==> inputs of wip/umber <==
==> flow/design.v (excerpt) <==
module adc_processing #(
    parameter int SCALING_FACTOR = 310866,
    parameter int SHIFT_FACTOR   = 19,
    parameter int NEGATIVE_FACTOR = 12
) (
    input  logic        clk,
    input  logic        reset,
    input  logic        ready,
    input  logic [15:0] data,
    output logic [15:0] ave_data,
    output logic [15:0] scaled_adc_data
);
Settings: LEC_CHECK=0, CAP_MARGIN=20, CORE_ASPECT_RATIO=0.75, CORE_MARGIN=2, CORE_UTILIZATION=68, CTS_CLUSTER_DIAMETER=202, CTS_CLUSTER_SIZE=15, GPL_ROUTABILITY_DRIVEN=0, SETUP_SLACK_MARGIN=0.5, SLEW_MARGIN=25; clock period 3.38 ns.
run.sh (not shown) runs the stock make flow with config.mk's settings and CLKGATE_MAP_FILE=.
==> wip/tundra: changes against wip/umber <==
ABC_AREA = 1   (was not set)
CORE_ASPECT_RATIO = not set   (was 0.75)
CORE_UTILIZATION = 72   (was 68)
CTS_CLUSTER_DIAMETER = not set   (was 202)
GPL_ROUTABILITY_DRIVEN = not set   (was 0)
SETUP_SLACK_MARGIN = not set   (was 0.5)
SLEW_MARGIN = 20   (was 25)
==> flow/constraint.sdc (replaced) <==
create_clock -name core_clock -period 4.73 [get_ports {clk}]
set_input_delay 0.9460 -clock core_clock [delete_from_list [all_inputs] [get_ports {clk}]]
set_output_delay 0.9460 -clock core_clock [all_outputs]
set_load 0.01 [all_outputs]
==> wip/nickel: changes against wip/umber <==
ABC_AREA = 1   (was not set)
CORE_ASPECT_RATIO = not set   (was 0.75)
CTS_CLUSTER_DIAMETER = not set   (was 202)
CTS_CLUSTER_SIZE = 13   (was 15)
GPL_ROUTABILITY_DRIVEN = not set   (was 0)
SETUP_SLACK_MARGIN = 0.93   (was 0.5)
SLEW_MARGIN = 20   (was 25)
==> flow/constraint.sdc (replaced) <==
create_clock -name core_clock -period 3.5 [get_ports {clk}]
set_input_delay 0.7000 -clock core_clock [delete_from_list [all_inputs] [get_ports {clk}]]
set_output_delay 0.7000 -clock core_clock [all_outputs]
set_load 0.01 [all_outputs]
==> notes <==
wip/nickel finished but fails on setup timing. wip/umber finished but failed the layout checks on setup timing. wip/tundra finished but failed the layout checks on setup timing. Sequential power, lowest first: wip/tundra, wip/umber, wip/nickel. Setup slack: wip/umber is lower than wip/nickel (0.69 ns). The highest worst hold slack belongs to wip/tundra, the lowest to wip/umber. Combinational power, lowest first: wip/tundra, wip/nickel, wip/umber. First-iteration DRC count, highest first: wip/tundra, wip/nickel, wip/umber. Clock skew: wip/nickel > wip/tundra > wip/umber. Between wip/nickel and wip/umber, the lower non-clock buffer count is in wip/nickel (gap 16). The lowest via count belongs to wip/umber, the highest to wip/tundra. The lowest global-route usage belongs to wip/umber, the highest to wip/tundra.
==> figures <==
item                                                                                     wip/tundra                   wip/umber                wip/nickel
Half-perimeter wire length of the detailed placement result                              143,000 um                  146,000 um                152,000 um
Status                                                                     finished with violations    finished with violations  finished with violations
Violated checks                                                                        setup timing                setup timing              setup timing
Instance count on the critical path                                                              21                          18                        22
Core Area                                                                             207,000 sq um               221,000 sq um             220,000 sq um
Average instance area after synthesis                                                    7.80 sq um                  10.6 sq um                7.80 sq um
Reg power frac                                                                                0.403                       0.401                     0.406
Count of endpoints failing setup in the final report                                              9                          16                        16
Min-Delay Endpoint                                                               scaled_adc_data[0]  AVERAGER.REG_ARRAY[126][6]  AVERAGER.REG_ARRAY[1][8]
Portion of the clock cycle consumed by the worst path in the final layout                      1.01                        1.61                      1.40
Yosys stat chip area                                                                  150,000 sq um               151,000 sq um             150,000 sq um
Critical path peak fanout                                                                         3                           3                         4
Worst min-delay path startpoint                                             scaled_adc_data_pipe[0]                       reset                   data[8]
#MultiIn Comb                                                                                 13.3k                       8,920                     13.3k
Well-tap cell count                                                                           2,788                       2,944                     2,871
Placer's final routability congestion estimate                                                0.862                           -                     0.844
Worst Hold Depth                                                                                  2                           2                         3
Worst setup startpoint                                                             AVERAGER.sum[13]            AVERAGER.sum[14]          AVERAGER.sum[13]
Net count of the mapped netlist                                                               19.5k                       14.5k                     19.5k
Seq. pwr                                                                                    38.5 mW                     49.6 mW                   52.1 mW

* * *

==> inputs of run X <==
==> flow/design.v <==
module averager
    #(parameter int
        power = 8,  
        N = 12)     
    (
        input logic clk,
        reset,
        EN,
        input logic [N-1:0] Din,    
        output logic [N-1:0] Q      
    );
    logic [N-1:0] REG_ARRAY [2**power:1];
    logic [power+N-1:0] sum;
    assign Q = sum[power+N-1:power];
    always_ff @(posedge clk) begin
        if (reset) begin
            sum <= 0;
            for (int j = 1; j <= 2**power; j++) begin
                REG_ARRAY[j] <= 0;
            end
        end
        else if (EN) begin
            sum <= sum + Din - REG_ARRAY[2**power];
            for (int j = 2**power; j > 1; j--) begin
                REG_ARRAY[j] <= REG_ARRAY[j-1];
            end
            REG_ARRAY[1] <= Din;
        end
    end
endmodule
module adc_processing #(
    parameter int SCALING_FACTOR = 310866,
    parameter int SHIFT_FACTOR   = 19,
    parameter int NEGATIVE_FACTOR = 12
) (
    input  logic        clk,
    input  logic        reset,
    input  logic        ready,
    input  logic [15:0] data,
    output logic [15:0] ave_data,
    output logic [15:0] scaled_adc_data
);
    localparam int SCALING_FACTOR_WIDTH = $clog2(SCALING_FACTOR) + 1;
    localparam int INTERMEDIATE_WIDTH = 16 + SCALING_FACTOR_WIDTH;
    logic [INTERMEDIATE_WIDTH-1:0] scaled_adc_data_temp; 
    logic [15:0] scaled_adc_data_pipe;
    averager #(
        .power(8),  
        .N(16)      
    ) AVERAGER (
        .reset(reset),
        .clk(clk),
        .EN(ready),
        .Din(data),
        .Q(ave_data)
    );
    always_ff @(posedge clk) begin
        if (reset) begin
            scaled_adc_data <= 0;
            scaled_adc_data_temp <= 0;
            scaled_adc_data_pipe <= 0;
        end
        else if (ready) begin
            scaled_adc_data_temp <= ave_data * SCALING_FACTOR;             
            scaled_adc_data_pipe <= scaled_adc_data_temp >> SHIFT_FACTOR;  
            scaled_adc_data      <= scaled_adc_data_pipe - 12;             
        end                                                
    end                                                    
endmodule
==> flow/run.sh <==
#!/bin/bash
# the make line also repeats each setting of config.mk as NAME=value (left out here)
make -C /OpenROAD-flow-scripts/flow DESIGN_CONFIG=/design/flow/config.mk WORK_HOME=/design/flow/orfs CLKGATE_MAP_FILE= finish
==> flow/config.mk <==
export PLATFORM = sky130hd
export DESIGN_NAME = adc_processing
export DESIGN_NICKNAME = adc_processing
export VERILOG_FILES = /design/flow/design.v
export SDC_FILE = /design/flow/constraint.sdc
export NUM_CORES = 4
export LEC_CHECK = 0
export CAP_MARGIN = 20
export CORE_MARGIN = 2
export CORE_UTILIZATION = 50
export PLACE_DENSITY = 0.6
export SETUP_SLACK_MARGIN = 0.73
export SLEW_MARGIN = 20
==> flow/constraint.sdc <==
create_clock -name core_clock -period 6.29 [get_ports {clk}]
set_input_delay 1.2580 -clock core_clock [delete_from_list [all_inputs] [get_ports {clk}]]
set_output_delay 1.2580 -clock core_clock [all_outputs]
set_load 0.01 [all_outputs]
==> inputs of run M, as changes to run X <==
--- a/flow/config.mk
+++ b/flow/config.mk
@@ -8,6 +8,6 @@
 export CAP_MARGIN = 20
 export CORE_MARGIN = 2
-export CORE_UTILIZATION = 50
-export PLACE_DENSITY = 0.6
-export SETUP_SLACK_MARGIN = 0.73
+export CORE_UTILIZATION = 72
+export PLACE_DENSITY_LB_ADDON = 0.0
+export SETUP_SLACK_MARGIN = 1.3
 export SLEW_MARGIN = 20
==> flow/constraint.sdc (replaced) <==
create_clock -name core_clock -period 4.43 [get_ports {clk}]
set_input_delay 0.8860 -clock core_clock [delete_from_list [all_inputs] [get_ports {clk}]]
set_output_delay 0.8860 -clock core_clock [all_outputs]
set_load 0.01 [all_outputs]
==> inputs of run Z, as changes to run X <==
--- a/flow/config.mk
+++ b/flow/config.mk
@@ -6,8 +6,16 @@
 export NUM_CORES = 4
 export LEC_CHECK = 0
-export CAP_MARGIN = 20
+export CAP_MARGIN = 15
+export CELL_PAD_IN_SITES_DETAIL_PLACEMENT = 1
+export CELL_PAD_IN_SITES_GLOBAL_PLACEMENT = 1
+export CORE_ASPECT_RATIO = 1.69
 export CORE_MARGIN = 2
-export CORE_UTILIZATION = 50
-export PLACE_DENSITY = 0.6
-export SETUP_SLACK_MARGIN = 0.73
+export CORE_UTILIZATION = 55
+export CTS_CLUSTER_DIAMETER = 66
+export CTS_CLUSTER_SIZE = 18
+export GPL_TIMING_DRIVEN = 0
+export MAX_ROUTING_LAYER = met4
+export MIN_ROUTING_LAYER = met2
+export PLACE_DENSITY_LB_ADDON = 0.11
 export SLEW_MARGIN = 20
+export TNS_END_PERCENT = 50
==> flow/constraint.sdc (replaced) <==
create_clock -name core_clock -period 10.0 [get_ports {clk}]
set_input_delay 2.0000 -clock core_clock [delete_from_list [all_inputs] [get_ports {clk}]]
set_output_delay 2.0000 -clock core_clock [all_outputs]
set_load 0.01 [all_outputs]
==> inputs of run E, as changes to run X <==
==> flow/config.mk (replaced) <==
export PLATFORM = sky130hd
export DESIGN_NAME = adc_processing
export DESIGN_NICKNAME = adc_processing
export VERILOG_FILES = /design/flow/design.v
export SDC_FILE = /design/flow/constraint.sdc
export NUM_CORES = 4
export LEC_CHECK = 0
export ABC_AREA = 1
export CAP_MARGIN = 20
export CELL_PAD_IN_SITES_DETAIL_PLACEMENT = 2
export CELL_PAD_IN_SITES_GLOBAL_PLACEMENT = 0
export CORE_ASPECT_RATIO = 0.75
export CORE_MARGIN = 2
export CORE_UTILIZATION = 48
export CTS_CLUSTER_DIAMETER = 203
export CTS_CLUSTER_SIZE = 28
export GPL_ROUTABILITY_DRIVEN = 1
export HOLD_SLACK_MARGIN = -0.06
export MAX_ROUTING_LAYER = met4
export MIN_ROUTING_LAYER = met2
export PLACE_DENSITY_LB_ADDON = 0.09
export SETUP_SLACK_MARGIN = -0.96
export SLEW_MARGIN = 10
export TNS_END_PERCENT = 25
==> flow/constraint.sdc (replaced) <==
create_clock -name core_clock -period 10.7 [get_ports {clk}]
set_input_delay 2.1400 -clock core_clock [delete_from_list [all_inputs] [get_ports {clk}]]
set_output_delay 2.1400 -clock core_clock [all_outputs]
set_load 0.01 [all_outputs]
==> qor summary <==
Result of the run: run E did not finish; run Z finished clean; run M finished with violations; run X finished clean
Stage where the flow stopped: run E 5_1_grt; run Z -; run M -; run X -
Violated checks: run E -; run Z -; run M negative setup slack; run X -
WP data required: run E -; run Z 10710 ps; run M 5310 ps; run X 7070 ps
Part of the total power dissipated in combinational logic: run E -; run Z 25.4%; run M 28.1%; run X 23.5%
Max Clock Skew: run E -; run Z 35.6 ps; run M 99.5 ps; run X 57.2 ps
Final setup violating endpoints: run E -; run Z 0; run M 16; run X 0
H-tree depth reported by CTS: run E 4; run Z 5; run M 5; run X 5
Area used by multi-input combinational logic: run E -; run Z 0.0634 sq mm; run M 0.0638 sq mm; run X 0.0636 sq mm
Gate count after technology mapping: run E 19300; run Z 14200; run M 14200; run X 14200
Net switching power: run E -; run Z 11.7 mW; run M 28.2 mW; run X 19.3 mW
Fraction of power spent switching nets: run E -; run Z 31.5%; run M 28.4%; run X 28.4%
Power dissipated in combinational cells: run E -; run Z 9.38 mW; run M 27.8 mW; run X 15.9 mW
Layout Nets: run E -; run Z 14900; run M 14300; run X 14200
Crit. path cell count: run E -; run Z 18; run M 23; run X 19
Placer congestion estimate: run E 0.868; run Z 0.916; run M 0.802; run X 0.801
Mapped Area: run E 0.150 sq mm; run Z 0.151 sq mm; run M 0.151 sq mm; run X 0.151 sq mm
Power is estimated from default activity; no workload was simulated.
